==> job 1331: inputs <==
// slave_apb
module slave_apb ( 
                   output reg [ 8-1 : 0 ]   prdata, 			 
                   output reg                         pready, 			 
                   output reg                         pslverr,			 
		   input                	      penable,                   
                   input                	      pwrite, 			 
                   input 	         	      psel,  			 
                   input                              pclk,   			 
                   input                	      presetn, 			 
                   input      [ 8-1 : 0 ]   paddr,  			 
                   input      [ 8-1 : 0 ]   pwdata 			 
                   );
Settings: LEC_CHECK=0, CAP_MARGIN=20, CORE_MARGIN=2, CORE_UTILIZATION=58, SLEW_MARGIN=20; clock period 5.02 ns.
run.sh (not shown) runs the stock make flow with config.mk's settings and CLKGATE_MAP_FILE=.
==> job 4541: changes against job 1331 <==
--- a/flow/config.mk
+++ b/flow/config.mk
@@ -8,4 +8,7 @@
 export CAP_MARGIN = 20
 export CORE_MARGIN = 2
-export CORE_UTILIZATION = 58
+export CORE_UTILIZATION = 72
+export CTS_CLUSTER_SIZE = 13
+export PLACE_DENSITY_LB_ADDON = 0.02
+export SETUP_SLACK_MARGIN = 0.87
 export SLEW_MARGIN = 20
==> flow/constraint.sdc (replaced) <==
create_clock -name core_clock -period 3.03 [get_ports {pclk}]
set_input_delay 0.6060 -clock core_clock [delete_from_list [all_inputs] [get_ports {pclk}]]
set_output_delay 0.6060 -clock core_clock [all_outputs]
set_load 0.01 [all_outputs]
==> metrics.cfg <==
[run_status]
status = timing/DRC/antenna clean

[timing]
relSlewSlack_pct = 39.0

[layout]
num-fill-cells = 3420
logic_area_sq_mm = 0.0158

[setup_path]
crit_buf_inv = 5
max_stage_delay_ns = 0.33
reg2reg_depth = 7

[power_and_ir_drop]
pwr_density_cell_mw_per_mm2 = 616
p_int_mw = 35.9
power_clock_mw = 18.3

[global_routing]
grt_pass1_wl_microns = 237000

[clock_network]
cts_buffers = 156

That was job 4541.
==> metrics.cfg <==
[power_and_ir_drop]
power_clock_mw = 11.4
p_int_mw = 21.8
pwr_density_cell_mw_per_mm2 = 390

[global_routing]
grt_pass1_wl_microns = 219000

[timing]
relSlewSlack_pct = 26.9

[clock_network]
clkSinkCount = 1621

[layout]
logic_area_sq_mm = 0.0137
num-fill-cells = 7390

[setup_path]
crit_start = paddr[0]
reg2reg_depth = 6

[run_status]
status = timing/DRC/antenna clean

[drt]
wl_met3_microns = 11800

That was job 1331.


==> branch harbor: inputs <==
==> flow/design.v <==
module slave_apb ( 
                   output reg [ 8-1 : 0 ]   prdata, 			 
                   output reg                         pready, 			 
                   output reg                         pslverr,			 
		   input                	      penable,                   
                   input                	      pwrite, 			 
                   input 	         	      psel,  			 
                   input                              pclk,   			 
                   input                	      presetn, 			 
                   input      [ 8-1 : 0 ]   paddr,  			 
                   input      [ 8-1 : 0 ]   pwdata 			 
                   );
  parameter         IDLE    = 2'd0;              				 
  parameter         SETUP   = 2'd1;
  parameter         ENABLE  = 2'd2;
  reg   [ 2-1 : 0 ]   pre_state;   					 
  reg   [ 2-1 : 0 ]   nxt_state;
  reg   [ 8-1 : 0 ]    mem [ 0 : 200 ]; 		 
  reg   [ 8-1 : 0 ]    prdata_c;
  reg pready_c;
  reg pslverr_c;
  reg mem_we_c;
  always @ ( posedge pclk or negedge presetn )
  	begin 
    	     if ( ! presetn )
      			pre_state <= IDLE;
    	     else 
      			pre_state <= nxt_state;
  	end 
  always @ ( * ) 
  	begin
    		prdata_c   = 8'd0;
    		pslverr_c  = 1'b0;
    		pready_c   = 1'b0;
    		mem_we_c   = 1'b0;
    	 	nxt_state  = IDLE;     
		case ( pre_state )
			IDLE   : begin  
          				if ( psel == 1 ) 
            					nxt_state = SETUP;
	        			else
          				     begin
            					nxt_state = IDLE;
  	        				prdata_c = 8'd0;
          				     end
        			end  
      		      SETUP  : begin  
          				nxt_state  = ENABLE;
        			end  
		     ENABLE : begin  
				    pready_c = psel;
						if ( psel == 1 )   
              						nxt_state    = SETUP;
            					else
              						nxt_state    = IDLE; 
		      		    if(paddr <= 200)
          				begin
            					pslverr_c      = 1'b0;
	         				 if(!pwrite)      
              						prdata_c     = mem [ paddr ];
            					else 
	            					mem_we_c     = psel;
          			        end  
				else
				        pslverr_c     = psel;
        		     end  
                  default : nxt_state = IDLE;
    endcase
  end  
  always @ ( posedge pclk )
  	if ( mem_we_c )
  		mem [ paddr ] <= pwdata;
  always @ ( posedge pclk or negedge presetn)
 	 begin
    		if ( ! presetn)
    			begin
      				prdata    <= 8'b0;
      				pready    <= 1'b0;
      				pslverr   <= 1'b0;
    			end  
    	     else
    		begin
      			pready  <= pready_c;
      		   if ( ( pre_state == ENABLE ) )
      			begin
        			prdata  <= prdata_c;
        			pslverr <= pslverr_c;
      			end
    		end
  	end
endmodule
==> flow/run.sh <==
#!/bin/bash
# the make line also repeats each setting of config.mk as NAME=value (left out here)
make -C /OpenROAD-flow-scripts/flow DESIGN_CONFIG=/design/flow/config.mk WORK_HOME=/design/flow/orfs CLKGATE_MAP_FILE= finish
==> flow/config.mk <==
export PLATFORM = sky130hd
export DESIGN_NAME = slave_apb
export DESIGN_NICKNAME = slave_apb
export VERILOG_FILES = /design/flow/design.v
export SDC_FILE = /design/flow/constraint.sdc
export NUM_CORES = 4
export LEC_CHECK = 0
export CAP_MARGIN = 20
export CORE_MARGIN = 2
export CORE_UTILIZATION = 37
export PLACE_DENSITY = 0.6
export SLEW_MARGIN = 20
==> flow/constraint.sdc <==
create_clock -name core_clock -period 5.46 [get_ports {pclk}]
set_input_delay 1.0920 -clock core_clock [delete_from_list [all_inputs] [get_ports {pclk}]]
set_output_delay 1.0920 -clock core_clock [all_outputs]
set_load 0.01 [all_outputs]
==> inputs of branch garnet, as changes to branch harbor <==
--- a/flow/config.mk
+++ b/flow/config.mk
@@ -8,5 +8,5 @@
 export CAP_MARGIN = 20
 export CORE_MARGIN = 2
-export CORE_UTILIZATION = 37
+export CORE_UTILIZATION = 45
 export PLACE_DENSITY = 0.6
 export SLEW_MARGIN = 20
==> inputs of branch violet, as changes to branch harbor <==
--- a/flow/config.mk
+++ b/flow/config.mk
@@ -7,6 +7,11 @@
 export LEC_CHECK = 0
 export CAP_MARGIN = 20
+export CELL_PAD_IN_SITES_DETAIL_PLACEMENT = 0
 export CORE_MARGIN = 2
-export CORE_UTILIZATION = 37
-export PLACE_DENSITY = 0.6
-export SLEW_MARGIN = 20
+export CORE_UTILIZATION = 71
+export CTS_CLUSTER_DIAMETER = 213
+export HOLD_SLACK_MARGIN = -0.07
+export PLACE_DENSITY_LB_ADDON = 0.25
+export SETUP_SLACK_MARGIN = 0.38
+export SLEW_MARGIN = 25
+export TNS_END_PERCENT = 40
==> flow/constraint.sdc (replaced) <==
create_clock -name core_clock -period 3.03 [get_ports {pclk}]
set_input_delay 0.6060 -clock core_clock [delete_from_list [all_inputs] [get_ports {pclk}]]
set_output_delay 0.6060 -clock core_clock [all_outputs]
set_load 0.01 [all_outputs]
==> results <==
                                                                        branch harbor            branch violet            branch garnet
Result of the run                                             complete, no violations  complete, no violations  complete, no violations
Worst slew margin relative to its limit                                         20.6%                    28.1%                    24.2%
Number of tap cells added at floorplan                                           2233                     1165                     1876
DR iter-0 viols                                                                  3520                     5569                     3424
Multi-input combinational cell area                                       0.0137 mm^2              0.0139 mm^2              0.0137 mm^2
HPWL after detailed placement                                                 90.9 mm                  98.5 mm                  91.0 mm
Final Non-Filler Cells                                                           5688                     4836                     5238
WL final                                                                       150 mm                   170 mm                   148 mm
Sequential group power                                                        13.7 mW                  24.7 mW                  13.7 mW
Maximum number of pins on one net before global-route repair                      202                      118                      202
Number of buffers and inverters on the critical path                                2                        1                        1
Global routing usage summed across all routing layers                           17.2%                    38.0%                    20.5%
Reported clock group power                                                    11.1 mW                  18.9 mW                  10.8 mW
Highest routed metal layer                                                       met4                     met5                     met4
Switching share of power                                                        21.3%                    21.5%                    21.0%


==> v28 <==
// slave_apb: RTL as listed in full above, without the edits since
clock: 3.03 ns
lec_check: 0
abc_area: 1
cap_margin: 0
core_margin: 2
core_utilization: 72
cts_cluster_diameter: 312
cts_cluster_size: 13
hold_slack_margin: 0.3
place_density_lb_addon: 0.13
setup_slack_margin: 0.87
slew_margin: 20
==> inputs of v2, as changes to v28 <==
==> flow/config.mk (replaced) <==
export PLATFORM = sky130hd
export DESIGN_NAME = slave_apb
export DESIGN_NICKNAME = slave_apb
export VERILOG_FILES = /design/flow/design.v
export SDC_FILE = /design/flow/constraint.sdc
export NUM_CORES = 4
export LEC_CHECK = 0
export CAP_MARGIN = 20
export CORE_MARGIN = 2
export CORE_UTILIZATION = 72
export CTS_CLUSTER_SIZE = 14
export PLACE_DENSITY = 0.6
export SETUP_SLACK_MARGIN = 0.95
export SLEW_MARGIN = 20
==> flow/constraint.sdc (replaced) <==
create_clock -name core_clock -period 3.22 [get_ports {pclk}]
set_input_delay 0.6440 -clock core_clock [delete_from_list [all_inputs] [get_ports {pclk}]]
set_output_delay 0.6440 -clock core_clock [all_outputs]
set_load 0.01 [all_outputs]
==> inputs of v32, as changes to v28 <==
==> flow/config.mk (replaced) <==
export PLATFORM = sky130hd
export DESIGN_NAME = slave_apb
export DESIGN_NICKNAME = slave_apb
export VERILOG_FILES = /design/flow/design.v
export SDC_FILE = /design/flow/constraint.sdc
export NUM_CORES = 4
export LEC_CHECK = 0
export CAP_MARGIN = 20
export CORE_MARGIN = 2
export CORE_UTILIZATION = 45
export PLACE_DENSITY = 0.6
export SLEW_MARGIN = 20
==> flow/constraint.sdc (replaced) <==
create_clock -name core_clock -period 10.0 [get_ports {pclk}]
set_input_delay 2.0000 -clock core_clock [delete_from_list [all_inputs] [get_ports {pclk}]]
set_output_delay 2.0000 -clock core_clock [all_outputs]
set_load 0.01 [all_outputs]
==> inputs of v39, as changes to v28 <==
==> flow/config.mk (replaced) <==
export PLATFORM = sky130hd
export DESIGN_NAME = slave_apb
export DESIGN_NICKNAME = slave_apb
export VERILOG_FILES = /design/flow/design.v
export SDC_FILE = /design/flow/constraint.sdc
export NUM_CORES = 4
export LEC_CHECK = 0
export CAP_MARGIN = 20
export CORE_MARGIN = 2
export CORE_UTILIZATION = 72
export CTS_CLUSTER_DIAMETER = 41
export CTS_CLUSTER_SIZE = 15
export PLACE_DENSITY = 0.38
export SETUP_SLACK_MARGIN = 0.88
export SLEW_MARGIN = 20
==> run notes <==
run metrics: dpl cell area=67,900 um2, sequential power=23.2 mW, tool warnings=36, Max-area cell share=between 70% and 80%, Yosys chip area=roughly 64,000 um2, final core occ=approximately 85%, Die Ht=approximately 300 um, vias=33,300, Synth Area in Compound Gates=about 3.2%, Psw=between 9 and 10 mW, Mapped Cells=3,110, chip area=approximately 91,000 um2, Post-Route WL=~160,000 um, outcome=complete, no violations, Syn-to-layout area delta=16.1%
The numbers above come from v2.

==> run notes <==
run metrics: Psw=10.2 mW, Post-Route WL=162,000 um, outcome=complete, no violations, final core occ=about 86%, chip area=90,600 um2, Syn-to-layout area delta=17.5%, dpl cell area=around 69,000 um2, Die Ht=301 um, vias=33,500, Max-area cell share=76.0%, tool warnings=33
The numbers above come from v39.

==> run notes <==
run metrics: Post-Route WL=150,000 um, sequential power=7.48 mW, outcome=complete, no violations, Syn-to-layout area delta=11.2%, vias=30,800, Synth Area in Compound Gates=3.16%, dpl cell area=65,400 um2, final core occ=between 50% and 60%, Die Ht=roughly 380 um
The numbers above come from v32.

==> run notes <==
run metrics: Synth Area in Compound Gates=1.04%, chip area=95,600 um2, Mapped Cells=~6,300, outcome=complete, no violations, sequential power=between 20 and 25 mW, Die Ht=approximately 310 um, Max-area cell share=72.0%
The numbers above come from v28.

No activity file was given, so power comes from the tool's default toggle rates.
